### config.mk
export PLATFORM = sky130hd
export DESIGN_NAME = EX
export DESIGN_NICKNAME = EX
export VERILOG_FILES = /design/flow/design.v
export SDC_FILE = /design/flow/constraint.sdc
export NUM_CORES = 4
export LEC_CHECK = 0
export ABC_AREA = 0
export CAP_MARGIN = 20
export CELL_PAD_IN_SITES_DETAIL_PLACEMENT = 0
export CELL_PAD_IN_SITES_GLOBAL_PLACEMENT = 3
export CORE_MARGIN = 2
export CORE_UTILIZATION = 40
export GPL_TIMING_DRIVEN = 0
export HOLD_SLACK_MARGIN = 0.13
export SLEW_MARGIN = 20
### constraint.sdc
create_clock -name core_clock -period 8.66 [get_ports {clk}]
set_input_delay 1.7320 -clock core_clock [delete_from_list [all_inputs] [get_ports {clk}]]
set_output_delay 1.7320 -clock core_clock [all_outputs]
set_load 0.01 [all_outputs]
### design.v
module EX (
    input clk,
    input rst_n,
    input en,
    input stage_ID_EX__EX_regwrite,
    input stage_ID_EX__EX_memtoreg,
    input stage_ID_EX__EX_memread,
    input stage_ID_EX__EX_memwrite,
    input stage_ID_EX__EX_alusrc,
    input [1:0] stage_ID_EX__EX_aluop,
    input stage_ID_EX__EX_regdst,
    input stage_ID_EX__EX_sys_en,
    input [31:0]stage_ID_EX__EX_rs_data,
    input [31:0]stage_ID_EX__EX_rt_data,
    input [4:0]stage_ID_EX__EX_rs_id,
    input [4:0]stage_ID_EX__EX_rt_id,
    input [4:0]stage_ID_EX__EX_rd_id,
    input [31:0]stage_ID_EX__EX_sign_ext,
    input [2:0]stage_ID_EX__EX_funct3,
    input sys__EX_done,
    output reg stage_EX_MEM__MEM_regwrite,
    output reg stage_EX_MEM__MEM_memtoreg,
    output reg stage_EX_MEM__MEM_memread,
    output reg stage_EX_MEM__MEM_memwrite,
    output reg [31:0] stage_EX_MEM__MEM_alures,
    output reg [31:0] stage_EX_MEM__MEM_store_data,
    output reg [4:0]  stage_EX_MEM__MEM_rd_id,
    output EX__HDUbr_regwrite,
    output EX__HDU_memread,
    output [4:0] EX__HDU_HDUbr_rd_id,
    output reg  EX_stall_for_sys,
    input  FU__EX_rs_wb,
    input  FU__EX_rs_mem,
    input  FU__EX_rt_wb,
    input  FU__EX_rt_mem,
    input [31:0]  WB__EX_for_help,
    input [31:0]  MEM__EX_for_help
);
localparam S0 = 0;  
localparam S1 = 1;  
wire [31:0] FMP1_out_rs;
wire [31:0] FMP1_out_rt;
wire [31:0] FMP2_out_rs;
wire [31:0] FMP2_out_rt;
wire [31:0] alu_in_rs;
wire [31:0] alu_in_rt;
reg  [31:0] alu_res;
assign FMP1_out_rs = (FU__EX_rs_wb)?WB__EX_for_help:stage_ID_EX__EX_rs_data;
assign FMP1_out_rt = (FU__EX_rt_wb)?WB__EX_for_help:stage_ID_EX__EX_rt_data;
assign FMP2_out_rs = (FU__EX_rs_mem)?MEM__EX_for_help:FMP1_out_rs;
assign FMP2_out_rt = (FU__EX_rt_mem)?MEM__EX_for_help:FMP1_out_rt;
assign alu_in_rs = FMP2_out_rs;
assign alu_in_rt = (stage_ID_EX__EX_alusrc)?stage_ID_EX__EX_sign_ext:FMP2_out_rt;
always@* begin
    case ({stage_ID_EX__EX_aluop,stage_ID_EX__EX_funct3})
        5'b00000: alu_res = alu_in_rs+alu_in_rt;
        5'b01000: alu_res = alu_in_rs+alu_in_rt;
        5'b10000: alu_res = alu_in_rs-alu_in_rt;
        5'b01001: alu_res = alu_in_rs<<alu_in_rt[4:0];
        5'b01101: alu_res = alu_in_rs>>alu_in_rt[4:0];
        5'b10101: alu_res = $signed(alu_in_rs)>>>alu_in_rt[4:0];
        5'b01100: alu_res = alu_in_rs^alu_in_rt;
        5'b01110: alu_res = alu_in_rs|alu_in_rt;
        5'b01111: alu_res = alu_in_rs&alu_in_rt;
        default: alu_res = 32'b0;   
    endcase
end
reg curr_state , next_state;
always@(posedge clk) begin
    if (!rst_n) begin
        curr_state <= 0;
    end
    else begin
        curr_state <= next_state;
    end
end
always@* begin
    next_state = curr_state;
    EX_stall_for_sys = 0;
    case(curr_state) 
        S0: begin
                if (stage_ID_EX__EX_sys_en) begin
                    next_state = S1;
                    EX_stall_for_sys = 1;
                end
        end
        S1: begin
                if(!sys__EX_done)
                    EX_stall_for_sys = 1;
                else begin
                    EX_stall_for_sys = 0;
                    next_state = S0;
                end
        end
    endcase
end
always@(posedge clk) begin
    if(!rst_n) begin
        stage_EX_MEM__MEM_regwrite <= 0;
        stage_EX_MEM__MEM_memtoreg <= 0;
        stage_EX_MEM__MEM_memread <= 0;
        stage_EX_MEM__MEM_memwrite <= 0;
        stage_EX_MEM__MEM_alures <= 0;
        stage_EX_MEM__MEM_store_data <= 0;
        stage_EX_MEM__MEM_rd_id <= 0;
    end
    else begin
        if(en) begin
            stage_EX_MEM__MEM_regwrite <= EX_stall_for_sys?0:stage_ID_EX__EX_regwrite;
            stage_EX_MEM__MEM_memtoreg <= EX_stall_for_sys?0:stage_ID_EX__EX_memtoreg;
            stage_EX_MEM__MEM_memread  <= EX_stall_for_sys?0:stage_ID_EX__EX_memread;
            stage_EX_MEM__MEM_memwrite <= EX_stall_for_sys?0:stage_ID_EX__EX_memwrite;
            stage_EX_MEM__MEM_alures   <= alu_res;
            stage_EX_MEM__MEM_store_data <= FMP2_out_rt;
            stage_EX_MEM__MEM_rd_id      <= stage_ID_EX__EX_regdst?stage_ID_EX__EX_rd_id:stage_ID_EX__EX_rt_id; 
        end
    end
end
assign EX__HDU_HDUbr_rd_id = stage_ID_EX__EX_regdst?stage_ID_EX__EX_rd_id:stage_ID_EX__EX_rt_id;
assign EX__HDU_memread = stage_ID_EX__EX_memread;
assign EX__HDUbr_regwrite = stage_ID_EX__EX_regwrite;
endmodule
### run.sh
#!/bin/bash
# the make line also repeats each setting of config.mk as NAME=value (left out here)
make -C /OpenROAD-flow-scripts/flow DESIGN_CONFIG=/design/flow/config.mk WORK_HOME=/design/flow/orfs CLKGATE_MAP_FILE= finish
==> qor.csv, run 1 <==
metric,value,unit
initCoreUtil,40.6,%
synth-cells-yosys,1813,
synth.most_common_cell,mux2i_1,
first-error,[ERROR GPL-0301] Utilization 109.824 % exceeds 100%.,
fp.dieH,186,µm
num_io_pins,276,
synth_area_leader_cell,mux2i_1,
synth-seq-cells,74,
ys_types,86,
yosys_warnings,1,
logic_family,AND-OR/OR-AND gates,
synth_cells,1813,
synthMuxAreaShare,20.3,%
fp-row-count,66,
status,stopped before the end,
edf_count,0,
synth.cell_area,13200,µm²
die_width,186,µm
core_area,32500,µm²
yosys.area_share.simple,18.6,%
ys_sh_xor,3.77,%
fa_ha_area_share,9.34,%
haltStage,global placement,
yosysTopAreaCellShare,15.5,%
yosys_area,13200,µm²
synthArstFlopShare,0,%
yosys-top-cells-count,"204 x mux2i_1, 190 x nand2_1, 142 x nor2_1",
topCellsByArea,"mux2i_1 15%, dfxtp_1 11%, ha_1 9.2%, nand2_1 5.4%, o21ai_0 5.2%",
aoi_share,28.6,%
ys.flop_type,dfxtp_1,
syn_avg_cell_area,7.29,µm²
fp_nets,2106,
chip_area,34500,µm²
ys_seq_share,11.2,%
==> inputs of run 2 (changes only) <==
Settings changed: ABC_AREA 0 to unset, CAP_MARGIN 20 to 0, CELL_PAD_IN_SITES_DETAIL_PLACEMENT 0 to unset, CELL_PAD_IN_SITES_GLOBAL_PLACEMENT 3 to 0, CORE_UTILIZATION 40 to 72, CTS_CLUSTER_SIZE set to 49, GPL_TIMING_DRIVEN 0 to 1, HOLD_SLACK_MARGIN 0.13 to unset, MAX_ROUTING_LAYER set to met5, PLACE_DENSITY_LB_ADDON set to 0.03, SETUP_SLACK_MARGIN set to 0.61, TNS_END_PERCENT set to 80.
Clock period 8.66 ns to 6.44 ns, I/O delays scaled along.
==> run 2 against run 1 <==
Effect of this change:
- the run fails in global routing
- synthesized cell count did not move
- die area down 44%
- area after synthesis unchanged
==> qor.csv, run 2 <==
metric,value,unit,change
yosys_area,13200,µm²,unchanged
gp_congestion,1.30,,
synth.cell_area,13200,µm²,unchanged
status,stopped before the end,,unchanged
haltStage,global routing,,was global placement
synth-seq-cells,74,,unchanged
htree_levels,3,,
yosys-top-cells-count,"204 x mux2i_1, 190 x nand2_1, 142 x nor2_1",,unchanged
fp-row-count,49,,was 66
yosys.area_share.simple,18.6,%,unchanged
num_io_pins,276,,unchanged
yosysTopAreaCellShare,15.5,%,unchanged
dpl.hpwl,46400,µm,
fp.dieH,139,µm,was 186 µm
ys.flop_type,dfxtp_1,,unchanged
holdBufCountCts,0,,
yosys_warnings,1,,unchanged
synth.most_common_cell,mux2i_1,,unchanged
edf_count,0,,unchanged
cts_root_buf,clkbuf_16,,
synth_cells,1813,,unchanged
core_area,18000,µm²,"was 32,500 µm²"
logic_family,AND-OR/OR-AND gates,,unchanged
clock-sinks,74,,
synthArstFlopShare,0,%,unchanged
chip_area,19500,µm²,"was 34,500 µm²"
synthMuxAreaShare,20.3,%,unchanged
cts_buffers,9,,
grt_overflow,74,,
die_width,139,µm,was 186 µm
aoi_share,28.6,%,unchanged
ys_seq_share,11.2,%,unchanged
topCellsByArea,"mux2i_1 15%, dfxtp_1 11%, ha_1 9.2%, nand2_1 5.4%, o21ai_0 5.2%",,unchanged
ys_types,86,,unchanged
ys_sh_xor,3.77,%,unchanged
grt.total_usage,77.9,%,
fa_ha_area_share,9.34,%,unchanged
clock_path_buffers,2,,
synth_area_leader_cell,mux2i_1,,unchanged
io_buffers,270,,
first-error,[ERROR GRT-0232] Routing congestion too high. Check the congestion heatmap in the GUI.,,was [ERROR GPL-0301] Utilization 109.824 % exceeds 100%.
initCoreUtil,73.6,%,was 40.6%
synth-cells-yosys,1813,,unchanged
syn_avg_cell_area,7.29,µm²,unchanged
fp_nets,2106,,unchanged
run 2: timing repair:
action | in CTS
endpoints found under the setup margin | 3
resized | 2
buffers inserted | 0
hold endpoints to repair | 0
pin swaps | 2
run 2: layer usage:
layer / GRT usage [%] / GRT overflow
met5: 23.1 / 0
met4: 79.1 / 41
met3: 61.9 / 1
met2: 95.0 / 32
met1: 77.7 / 0
run 2: metrics by stage:
stage	power (µW)	std cells	hold WS [ns]	cell area [µm²]	setup slack (ns)
after CTS	2680	2255	0.460	16300	0.627
after detailed placement	2020	2239	0.448	15900	0.239
after global placement	1940	2239	0.450	15900	0.446
after floorplan	1490	1813	0.479	13200	0.633
==> inputs of run 3 (changes only) <==
Settings changed: CAP_MARGIN 0 to 20, CELL_PAD_IN_SITES_GLOBAL_PLACEMENT 0 to unset, CORE_ASPECT_RATIO set to 0.5, CTS_CLUSTER_DIAMETER set to 287, CTS_CLUSTER_SIZE 49 to 100, GPL_TIMING_DRIVEN 1 to unset, MAX_ROUTING_LAYER met5 to unset, PLACE_DENSITY_LB_ADDON 0.03 to unset, SETUP_SLACK_MARGIN 0.61 to 1.72, TNS_END_PERCENT 80 to unset.
Clock period 6.44 ns to 5.87 ns, I/O delays scaled along.
==> run 3 against run 2 <==
Effect of this change:
- the run fails in clock tree synthesis
- die area rose by 0.34%
- synthesized cell count stayed put
- area after synthesis is the same
==> qor.csv, run 3 <==
metric,value,unit,change
num_io_pins,276,,unchanged
yosysTopAreaCellShare,15.5,%,unchanged
ys.flop_type,dfxtp_1,,unchanged
first-error,"[ERROR DPL-0038] Utilization greater than 100%, impossible to legalize",,was [ERROR GRT-0232] Routing congestion too high. Check the congestion heatmap in the GUI.
synth-seq-cells,74,,unchanged
fp_nets,2106,,unchanged
ys_sh_xor,3.77,%,unchanged
initCoreUtil,74.9,%,was 73.6%
dpl.hpwl,50400,µm,"was 46,400 µm"
fp.dieH,99.8,µm,was 139 µm
yosys_area,13200,µm²,unchanged
die_width,196,µm,was 139 µm
yosys.area_share.simple,18.6,%,unchanged
synth.cell_area,13200,µm²,unchanged
synth-cells-yosys,1813,,unchanged
aoi_share,28.6,%,unchanged
io_buffers,270,,unchanged
synth_cells,1813,,unchanged
dp_cells,2263,,"was 2,239"
fa_ha_area_share,9.34,%,unchanged
synth.most_common_cell,mux2i_1,,unchanged
status,stopped before the end,,unchanged
chip_area,19500,µm²,about the same
yosys_warnings,1,,unchanged
yosys-top-cells-count,"204 x mux2i_1, 190 x nand2_1, 142 x nor2_1",,unchanged
core_area,17700,µm²,"was 18,000 µm²"
gp_congestion,1.36,,was 1.30
dp_slack,0.0487,ns,was 0.239 ns
synth_area_leader_cell,mux2i_1,,unchanged
fp-row-count,34,,was 49
edf_count,0,,unchanged
haltStage,clock tree synthesis,,was global routing
syn_avg_cell_area,7.29,µm²,unchanged
topCellsByArea,"mux2i_1 15%, dfxtp_1 11%, ha_1 9.2%, nand2_1 5.4%, o21ai_0 5.2%",,unchanged
ys_types,86,,unchanged
synthArstFlopShare,0,%,unchanged
synthMuxAreaShare,20.3,%,unchanged
logic_family,AND-OR/OR-AND gates,,unchanged
ys_seq_share,11.2,%,unchanged
-- run 3: per-stage QoR --
step                      instance area, µm²  hold slack, ns  total power (µW)
after floorplan                        13300           0.479              1660
after global placement                 16200           0.467              2180
after detailed placement               16200           0.466              2280
==> inputs of run 4 (changes only) <==
Settings changed: CORE_ASPECT_RATIO 0.5 to unset, CORE_UTILIZATION 72 to 55, CTS_CLUSTER_DIAMETER 287 to 400, CTS_CLUSTER_SIZE 100 to unset, PLACE_DENSITY set to 0.4, SETUP_SLACK_MARGIN 1.72 to unset.
Clock period 5.87 ns to 5.1 ns, I/O delays scaled along.
==> run 4 against run 3 <==
Effect of this change:
- now fails the layout checks on setup timing
- die area grew 30%
- synthesized cell count is the same
- area after synthesis is the same
==> qor.csv, run 4 <==
metric,value,unit,change
synth-seq-cells,74,,unchanged
switchingPower,1840,µW,
synth.most_common_cell,mux2i_1,,unchanged
fp.dieH,159,µm,was 99.8 µm
synthArstFlopShare,0,%,unchanged
power,3830,µW,
cts_root_buf,clkbuf_16,,
routed_wl,73800,µm,
cp-start-kind,primary input,,
hold_path.class,reg -> reg,,
failed_checks,setup timing,,
min_period,5.25,ns,
yosys-top-cells-count,"204 x mux2i_1, 190 x nand2_1, 142 x nor2_1",,unchanged
end_kind,flip-flop,,
synth_cells,1813,,unchanged
via_per_inst,6.96,,
ys_seq_share,11.2,%,unchanged
drc_errors,0,,
num_io_pins,276,,unchanged
rsz0062_at_grt,yes,,
crit_required,5.38,ns,
yosys_area,13200,µm²,unchanged
ys_types,86,,unchanged
tool_warnings,69,,
p_int,1990,µW,
cp.arrival,5.53,ns,
clockPowerShare,18.5,%,
slowest_delay,0.44,ns,
reg2reg_from,stage_EX_MEM__MEM_alures[1],,
yosys.area_share.simple,18.6,%,unchanged
combPwrFrac,65.3,%,
crit_start,WB__EX_for_help[10],,
top_power_group,combinational cells,,
synth_area_leader_cell,mux2i_1,,unchanged
grt_pass1_vias,16904,,
r2r_cells,6,,
setup_viol,4,,
io_buffers,270,,unchanged
ant_nets,0,,
seq-power,619,µW,
core_area,23500,µm²,"was 17,700 µm²"
status,finished with violations,,was stopped before the end
vias,17986,,
pg_clk,711,µW,
path_buffers,3,,
period_used_share,103,%,
topCellsByArea,"mux2i_1 15%, dfxtp_1 11%, ha_1 9.2%, nand2_1 5.4%, o21ai_0 5.2%",,unchanged
seqPwrFrac,16.2,%,
dpl.hpwl,54200,µm,"was 50,400 µm"
dp_slack,-0.606,ns,was 0.0487 ns
grt.total_usage,53.0,%,
fa_ha_area_share,9.34,%,unchanged
cellPowerDensity,207,nW/µm²,
slew_headroom,18.4,%,
chip_area,25300,µm²,"was 19,500 µm²"
finalClockSkew,0.00948,ns,
logic_family,AND-OR/OR-AND gates,,unchanged
cp.depth,22,,
cts_tree,built,,
yosys_warnings,1,,unchanged
synthMuxAreaShare,20.3,%,unchanged
yosysTopAreaCellShare,15.5,%,unchanged
die_width,159,µm,was 196 µm
hp-start,stage_EX_MEM__MEM_alures[3],,
cts_buffers,9,,
initCoreUtil,56.1,%,was 74.9%
crit_slowest_cell,clkdlybuf4s50_1,,
aoi_share,28.6,%,unchanged
grt_overflow,0,,
r2r_setup_slack,3.33,ns,
final_nets,2546,,
grt_start_max_net_pins,50,,
cp_max_fo,5,,
syn_avg_cell_area,7.29,µm²,unchanged
leakage,0.00823,µW,
clkTransAtPathRegs,0.08,ns,
fin_setup_tns,-0.458,ns,
grt_pass1_wl,103000,µm,
clk_latency,0.38,ns,
crit_end,stage_EX_MEM__MEM_alures[31],,
ys_sh_xor,3.77,%,unchanged
clock-sinks,74,,
cp_cell_sequence,clkdlybuf4s50_1 > mux2i_1 > o21ai_2 > buf_4 > o31ai_2 > and4_4 > nand2_4 > nor3_4 > nand2_1 > o21ai_1 > xnor2_1 > ha_2 > nand2_2 > o21ai_2 > a211oi_2 > nand3b_1 > buf_4 > o211ai_1 > a21oi_2 > o31a_1 > xnor2_2 > a21o_1,,
holdPathStages,2,,
clock_path_buffers,2,,
hold_viol_final,0,,
antenna_found_initial,7,,
htree_levels,3,,
drtIter0Drc,2777,,
maxCapViolCount,0,,
rr_endpoint,stage_EX_MEM__MEM_alures[1],,
fp_nets,2106,,unchanged
synth.cell_area,13200,µm²,unchanged
criticalPathCategory,in -> reg,,
edf_count,0,,unchanged
switching_share,48.0,%,
slew_violations,0,,
post-route-worst-setup-slack,-0.149,ns,
holdPathEnd,stage_EX_MEM__MEM_alures[3],,
wl_per_cell,28.6,µm,
gp_congestion,1.16,,was 1.36
fp-row-count,56,,was 34
holdBufCountCts,0,,
synth-cells-yosys,1813,,unchanged
dr.pass1.iters,8,,
syn_to_final_growth,40.5,%,
ys.flop_type,dfxtp_1,,unchanged
worstMarginPinSlew,1.21,ns,
max_clock_freq,191,MHz,
ir_worst_vdd,237,µV,
comb-power,2500,µW,
crit_family,AND-OR/OR-AND gates,,
==> run 4: repair_timing <==
action | in CTS | in global routing
endpoints found under the setup margin | 9 | 21
gates resized | 23 | 85
pin swaps | 15 | 42
hold endpoints to repair | 0 | 0
setup buffers | 10 | 11
==> run 4: area by class of cell <==
class                           count  area (µm²)
Timing Repair Buffer              556        4970
Clock inverter                      7        66.3
Sequential cell                    74        1480
Fill cell                        1555        4980
Antenna cell                        7        17.5
Inverter                          104         390
Tap cell                          319         399
Clock buffer                        9         225
Multi-Input combinational cell   1508       11000
==> run 4: through the flow <==
step / cells / area (µm²) / utilization (%) / hold slack, ns
after detailed placement: 2540 / 17700 / 75.2 / 0.463
after CTS: 2566 / 18100 / 77.0 / 0.479
final: 2584 / 18600 / 78.8 / 0.469
after floorplan: 1813 / 13300 / - / 0.479
after global placement: 2540 / 17700 / 75.2 / 0.443
after global routing: 2584 / 18600 / 78.8 / 0.495
==> run 4: per-layer routing <==
layer / share of wire [%] / global-route usage, %
met1: 34 / 62.8
met2: 39 / 76.8
met3: 17 / 22.3
met4: 10 / 38.0
met5: 0.026 / 0
==> inputs of run 5 (changes only) <==
Settings changed: CELL_PAD_IN_SITES_GLOBAL_PLACEMENT set to 0, CORE_ASPECT_RATIO set to 0.5, CORE_UTILIZATION 55 to 40, CTS_CLUSTER_DIAMETER 400 to 204, CTS_CLUSTER_SIZE set to 51, PLACE_DENSITY 0.4 to unset, SETUP_SLACK_MARGIN set to -0.06, TNS_END_PERCENT set to 40.
Clock period 5.1 ns to 5.2 ns, I/O delays scaled along.
==> run 5 against run 4 <==
Effect of this change:
- now clean on timing, DRC and antenna
- die area increased by 37%
- hold slack gained 0.012 ns
- sequential share of layout area rose by 0.11 points
- clock skew up 0.0048 ns
- combinational power decreased by 7%
- critical path depth is 2 lower
- sequential power down 2%
- area after synthesis did not move
- largest cell class unchanged
- largest power group unchanged
==> qor.csv, run 5 <==
metric,value,unit,change
cts_tree,built,,unchanged
path_buffers,1,,was 3
synthArstFlopShare,0,%,unchanged
clkTransAtPathRegs,0.07,ns,was 0.08 ns
syn_avg_cell_area,7.29,µm²,unchanged
r2r_cells,7,,was 6
yosys_warnings,1,,unchanged
clk_latency,0.38,ns,about the same
drc_errors,0,,unchanged
combPwrFrac,62.3,%,was 65.3%
placed_area,17900,µm²,"was 17,700 µm²"
topCellsByArea,"mux2i_1 15%, dfxtp_1 11%, ha_1 9.2%, nand2_1 5.4%, o21ai_0 5.2%",,unchanged
antenna_found_initial,0,,was 7
rsz0062_at_grt,yes,,unchanged
synth_area_leader_cell,mux2i_1,,unchanged
io_buffers,270,,unchanged
period_used_share,98.1,%,was 103%
slew_violations,0,,unchanged
synth-seq-cells,74,,unchanged
grt_pass1_vias,14668,,"was 16,904"
r2r_setup_slack,3.20,ns,was 3.33 ns
yosys_area,13200,µm²,unchanged
grt_pass1_wl,98300,µm,"was 103,000 µm"
cts_root_buf,clkbuf_16,,unchanged
initCoreUtil,41.1,%,was 56.1%
drtIter0Drc,2286,,"was 2,777"
grt_overflow,0,,unchanged
gp_congestion,1.08,,was 1.16
pg_clk,805,µW,was 711 µW
comb-power,2330,µW,was 2500 µW
cp_cell_sequence,clkdlybuf4s50_1 > mux2_2 > o221ai_4 > ha_4 > a41oi_4 > nor3_4 > o311a_1 > o21a_2 > a31oi_1 > xnor2_1 > ha_1 > a21oi_2 > o21ai_0 > a211oi_2 > nand3b_1 > o21ai_1 > o221ai_2 > nor2b_1 > mux2i_1 > or3_1,,was clkdlybuf4s50_1 > mux2i_1 > o21ai_2 > buf_4 > o31ai_2 > and4_4 > nand2_4 > nor3_4 > nand2_1 > o21ai_1 > xnor2_1 > ha_2 > nand2_2 > o21ai_2 > a211oi_2 > nand3b_1 > buf_4 > o211ai_1 > a21oi_2 > o31a_1 > xnor2_2 > a21o_1
hp-start,stage_EX_MEM__MEM_memtoreg,,was stage_EX_MEM__MEM_alures[3]
dp_cells,2662,,"was 2,540"
whs,0.481,ns,was 0.469 ns
logic_family,AND-OR/OR-AND gates,,unchanged
fp_nets,2106,,unchanged
holdBufCountCts,0,,unchanged
synth-cells-yosys,1813,,unchanged
die_width,261,µm,was 159 µm
switchingPower,1660,µW,was 1840 µW
wl_per_cell,25.5,µm,was 28.6 µm
finalClockSkew,0.0143,ns,was 0.00948 ns
fp.dieH,133,µm,was 159 µm
crit_start,WB__EX_for_help[1],,was WB__EX_for_help[10]
slew_headroom,36.6,%,was 18.4%
fa_ha_area_share,9.34,%,unchanged
yosys.area_share.simple,18.6,%,unchanged
cp-start-kind,primary input,,unchanged
ys_types,86,,unchanged
ir_worst_vdd,157,µV,was 237 µV
yosys-top-cells-count,"204 x mux2i_1, 190 x nand2_1, 142 x nor2_1",,unchanged
synthMuxAreaShare,20.3,%,unchanged
syn_to_final_growth,38.6,%,was 40.5%
worstMarginPinSlew,0.951,ns,was 1.21 ns
seqPwrFrac,16.2,%,about the same
edf_count,0,,unchanged
holdPathEnd,stage_EX_MEM__MEM_memtoreg,,was stage_EX_MEM__MEM_alures[3]
antenna_cells,0,,was 7
ys.flop_type,dfxtp_1,,unchanged
fp-row-count,46,,was 56
cp.depth,20,,was 22
crit_family,AND-OR/OR-AND gates,,unchanged
crit_required,5.46,ns,was 5.38 ns
clockPowerShare,21.5,%,was 18.5%
yosysTopAreaCellShare,15.5,%,unchanged
grt_start_max_net_pins,67,,was 50
routed_wl,68300,µm,"was 73,800 µm"
vias,16035,,"was 17,986"
top_power_group,combinational cells,,unchanged
via_per_inst,5.98,,was 6.96
stdcell_count,2680,,"was 2,584"
crit_end,stage_EX_MEM__MEM_alures[29],,was stage_EX_MEM__MEM_alures[31]
synth.most_common_cell,mux2i_1,,unchanged
max_clock_freq,196,MHz,
crit_slowest_cell,clkdlybuf4s50_1,,unchanged
cts_buffers,9,,unchanged
ys_seq_share,11.2,%,unchanged
maxCapViolCount,0,,unchanged
cellPowerDensity,204,nW/µm²,was 207 nW/µm²
seq-power,604,µW,was 619 µW
fin_setup_tns,0,ns,was -0.458 ns
p_int,2070,µW,was 1990 µW
status,finished clean,,was finished with violations
switching_share,44.5,%,was 48.0%
dpl.hpwl,55200,µm,"was 54,200 µm"
rr_endpoint,stage_EX_MEM__MEM_alures[1],,unchanged
setup_viol,0,,was 4
tool_warnings,67,,was 69
synth_cells,1813,,unchanged
reg2reg_from,stage_EX_MEM__MEM_alures[1],,unchanged
min_period,5.10,ns,
core_area,32100,µm²,"was 23,500 µm²"
cp.arrival,5.36,ns,was 5.53 ns
ys_sh_xor,3.77,%,unchanged
num_io_pins,276,,unchanged
aoi_share,28.6,%,unchanged
synth.cell_area,13200,µm²,unchanged
slowest_delay,0.44,ns,about the same
end_kind,flip-flop,,unchanged
power,3740,µW,was 3830 µW
htree_levels,3,,unchanged
chip_area,34600,µm²,"was 25,300 µm²"
criticalPathCategory,in -> reg,,unchanged
holdPathStages,2,,unchanged
cp_max_fo,4,,was 5
final_nets,2536,,"was 2,546"
clock_path_buffers,2,,unchanged
leakage,0.00793,µW,was 0.00823 µW
hold_viol_final,0,,unchanged
fin_area,18300,µm²,"was 18,600 µm²"
clock-sinks,74,,unchanged
grt.total_usage,38.6,%,was 53.0%
dr.pass1.iters,6,,was 8
hold_path.class,reg -> reg,,unchanged
ant_nets,0,,unchanged
-- run 5: cell type report --
cell class | instances | area [µm²]
clock buffer | 10 | 239
clock inverter | 6 | 113
fill | 3169 | 13800
inverter | 104 | 390
multi-input combinational | 1508 | 10800
sequential | 74 | 1480
tap | 432 | 541
timing repair buffer | 546 | 4740
-- run 5: per-layer routing --
metal | vias to the layer above | track usage [%] | part of all wire, %
met5 | - | 0 | 0
met4 | 0 | 10.2 | 2.7
met3 | 106 | 11.7 | 13
met2 | 972 | 52.2 | 38
met1 | 7511 | 57.8 | 46
li1 | 7446 | - | -
-- run 5: what timing repair did --
| action | CTS | global route |
|---|---|---|
| resized | 2 | 14 |
| pin swaps | 1 | 5 |
| setup endpoints to repair | 2 | 7 |
| buffers inserted | 0 | 2 |
-- run 5: through the flow --
step | setup slack, ns | utilization [%]
global route | -0.143 | 57.0
CTS | -0.00364 | 56.7
global placement | -0.458 | 55.6
finish | 0.0978 | 57.0
detailed placement | -0.477 | 55.6
floorplan | -0.198 | -
Power and IR drop assume default switching activity.
